## ArquitecturaHybridARMIPS
module ArquitecturaHybridARMIPS(input logic clk, reset,
										  output logic [31:0] imem_addr,
										  input logic [31:0] imem_rdata,
										  output logic [31:0] mem_addr,
										  output logic dmem_we,
										  output logic [31:0] dmem_wdata,
										  input logic [31:0] dmem_rdata,
										  output logic pmem_we,
										  output logic [1:0] pmem_wdata,
										  input logic [1:0] pmem_rdata,
										  output logic rf_we,
										  output logic [3:0] rf_waddr,
										  output logic [31:0] rf_wdata);
	logic enable;
	logic [31:0] inDE, PC, DataWrite, PCalu, IOIn, outFE;
	logic [3:0] Rd;
	logic PCSrc, RegWrite;
	logic [117:0] outDE, inEXE;
	logic [74:0] outEXE, inMEM;
	logic [104:0] outMEM, inWB;
	assign enable = 1'b1;
	assign IOIn = 32'b0;
	assign imem_addr = PC;
	assign mem_addr = inMEM[31:0];
	assign dmem_we = inMEM[72];
	assign dmem_wdata = inMEM[63:32];
	assign pmem_we = inMEM[73];
	assign pmem_wdata = inMEM[33:32];
	assign rf_we = RegWrite;
	assign rf_waddr = Rd;
	assign rf_wdata = DataWrite;
	Fetch #(32) IF (clk, reset, PCSrc,
		  		   DataWrite,
				   imem_rdata,
				   outFE, PC);
  ...
==> flow/config.mk <==
export PLATFORM = sky130hd
export DESIGN_NAME = ArquitecturaHybridARMIPS
export DESIGN_NICKNAME = ArquitecturaHybridARMIPS
export VERILOG_FILES = /design/flow/design.v
export SDC_FILE = /design/flow/constraint.sdc
export NUM_CORES = 4
export LEC_CHECK = 0
export CAP_MARGIN = 10
export CORE_MARGIN = 5
export CORE_UTILIZATION = 40
export CTS_CLUSTER_DIAMETER = 150
export HOLD_SLACK_MARGIN = 0.16
export SLEW_MARGIN = 15
==> flow/constraint.sdc <==
create_clock -name core_clock -period 13.0 [get_ports {clk}]
set_input_delay 2.6000 -clock core_clock [delete_from_list [all_inputs] [get_ports {clk}]]
set_output_delay 2.6000 -clock core_clock [all_outputs]
set_load 0.01 [all_outputs]
run.sh (not shown) runs the stock make flow with config.mk's settings and CLKGATE_MAP_FILE=.
The starting point completed and failed the layout checks on setup timing.
Next try:
--- a/flow/config.mk
+++ b/flow/config.mk
@@ -6,8 +6,6 @@
 export NUM_CORES = 4
 export LEC_CHECK = 0
-export CAP_MARGIN = 10
+export CAP_MARGIN = 20
 export CORE_MARGIN = 5
-export CORE_UTILIZATION = 40
-export CTS_CLUSTER_DIAMETER = 150
-export HOLD_SLACK_MARGIN = 0.16
-export SLEW_MARGIN = 15
+export CORE_UTILIZATION = 57
+export SLEW_MARGIN = 20
==> flow/constraint.sdc (replaced) <==
create_clock -name core_clock -period 8.22 [get_ports {clk}]
set_input_delay 1.6440 -clock core_clock [delete_from_list [all_inputs] [get_ports {clk}]]
set_output_delay 1.6440 -clock core_clock [all_outputs]
set_load 0.01 [all_outputs]
The new run ran to the end with violations: setup timing.
Global-route usage went up by 11 points.
Total power rose by 62%.
Wire length goes down by 6.3%.
Final cell count shrinks by 4.6%.
Critical path depth stays the same.
Next try:
--- a/flow/config.mk
+++ b/flow/config.mk
@@ -8,4 +8,4 @@
 export CAP_MARGIN = 20
 export CORE_MARGIN = 5
-export CORE_UTILIZATION = 57
+export CORE_UTILIZATION = 40
 export SLEW_MARGIN = 20
==> flow/constraint.sdc (replaced) <==
create_clock -name core_clock -period 13.7 [get_ports {clk}]
set_input_delay 2.7400 -clock core_clock [delete_from_list [all_inputs] [get_ports {clk}]]
set_output_delay 2.7400 -clock core_clock [all_outputs]
set_load 0.01 [all_outputs]
Effect: The new run passed the timing, design-rule and antenna checks; total power goes down by 43%; count of clock-buffer cells in the layout went up by 6; global-route usage is lower by 11 points; wire length rose by 6.5%; setup slack improves by 5.2 ns; non-clock buffer count falls by 188; core utilization falls by 21 points; sequential share of layout area rose by 0.91 points; clock skew stays flat.

---

Starting RTL as in the previous note.
clock: 11.6 ns
lec_check: 0
abc_area: 0
cap_margin: 20
cell_pad_in_sites_detail_placement: 0
core_aspect_ratio: 1.01
core_margin: 2
core_utilization: 70
cts_cluster_size: 77
gpl_timing_driven: 1
max_routing_layer: met5
slew_margin: 20
tns_end_percent: 20
The starting point died in global routing (5_1_grt) (GRT-0232).
Edit:
==> flow/config.mk (replaced) <==
export PLATFORM = sky130hd
export DESIGN_NAME = ArquitecturaHybridARMIPS
export DESIGN_NICKNAME = ArquitecturaHybridARMIPS
export VERILOG_FILES = /design/flow/design.v
export SDC_FILE = /design/flow/constraint.sdc
export NUM_CORES = 4
export LEC_CHECK = 0
export CAP_MARGIN = 20
export CORE_MARGIN = 5
export CORE_UTILIZATION = 40
export SLEW_MARGIN = 20
==> flow/constraint.sdc (replaced) <==
create_clock -name core_clock -period 14.0 [get_ports {clk}]
set_input_delay 2.8000 -clock core_clock [delete_from_list [all_inputs] [get_ports {clk}]]
set_output_delay 2.8000 -clock core_clock [all_outputs]
set_load 0.01 [all_outputs]
This time the run completed without violations.
Synthesized cell count is unchanged.
Synthesized area does not change.
Die area came out higher by 80%.
Edit:
--- a/flow/config.mk
+++ b/flow/config.mk
@@ -6,6 +6,8 @@
 export NUM_CORES = 4
 export LEC_CHECK = 0
+export ABC_AREA = 1
 export CAP_MARGIN = 20
-export CORE_MARGIN = 5
-export CORE_UTILIZATION = 40
+export CORE_MARGIN = 2
+export CORE_UTILIZATION = 68
+export CTS_CLUSTER_SIZE = 15
 export SLEW_MARGIN = 20
==> flow/constraint.sdc (replaced) <==
create_clock -name core_clock -period 6.33 [get_ports {clk}]
set_input_delay 1.2660 -clock core_clock [delete_from_list [all_inputs] [get_ports {clk}]]
set_output_delay 1.2660 -clock core_clock [all_outputs]
set_load 0.01 [all_outputs]
With this change the flow completed and failed the layout checks on negative setup slack.
Total power rises by 130%.
Global-route usage goes up by 17 points.
Wire length shrinks by 18%.
Synthesized area shrinks by 3.2%.
Edit:
--- a/flow/config.mk
+++ b/flow/config.mk
@@ -6,8 +6,7 @@
 export NUM_CORES = 4
 export LEC_CHECK = 0
-export ABC_AREA = 1
 export CAP_MARGIN = 20
 export CORE_MARGIN = 2
-export CORE_UTILIZATION = 68
-export CTS_CLUSTER_SIZE = 15
+export CORE_UTILIZATION = 66
+export MAX_ROUTING_LAYER = met4
 export SLEW_MARGIN = 20
==> flow/constraint.sdc (replaced) <==
create_clock -name core_clock -period 11.0 [get_ports {clk}]
set_input_delay 2.2000 -clock core_clock [delete_from_list [all_inputs] [get_ports {clk}]]
set_output_delay 2.2000 -clock core_clock [all_outputs]
set_load 0.01 [all_outputs]
What happened:
- The changed run produced a layout that fails on negative setup slack
- die size increases by 6.3%
- critical path depth drops by 6
- design area rose by 0.79%
- worst hold slack is better by 9.9 ps
- wire length rises by 18%
- global-route usage goes up by 8.5 points
Edit:
--- a/flow/config.mk
+++ b/flow/config.mk
@@ -8,5 +8,5 @@
 export CAP_MARGIN = 20
 export CORE_MARGIN = 2
-export CORE_UTILIZATION = 66
+export CORE_UTILIZATION = 58
 export MAX_ROUTING_LAYER = met4
 export SLEW_MARGIN = 20
==> flow/constraint.sdc (replaced) <==
create_clock -name core_clock -period 10.5 [get_ports {clk}]
set_input_delay 2.1000 -clock core_clock [delete_from_list [all_inputs] [get_ports {clk}]]
set_output_delay 2.1000 -clock core_clock [all_outputs]
set_load 0.01 [all_outputs]
Outcome: The new run finished with negative setup slack left; design area came out higher by about 1.1%; utilization came out lower by 8.4 points; routed wire length is higher by about 5%; clock-buffer cell count rose by 6; first-iteration DRC count goes down by 16%; setup slack degrades by 470 ps.
Power and IR drop assume default switching activity.
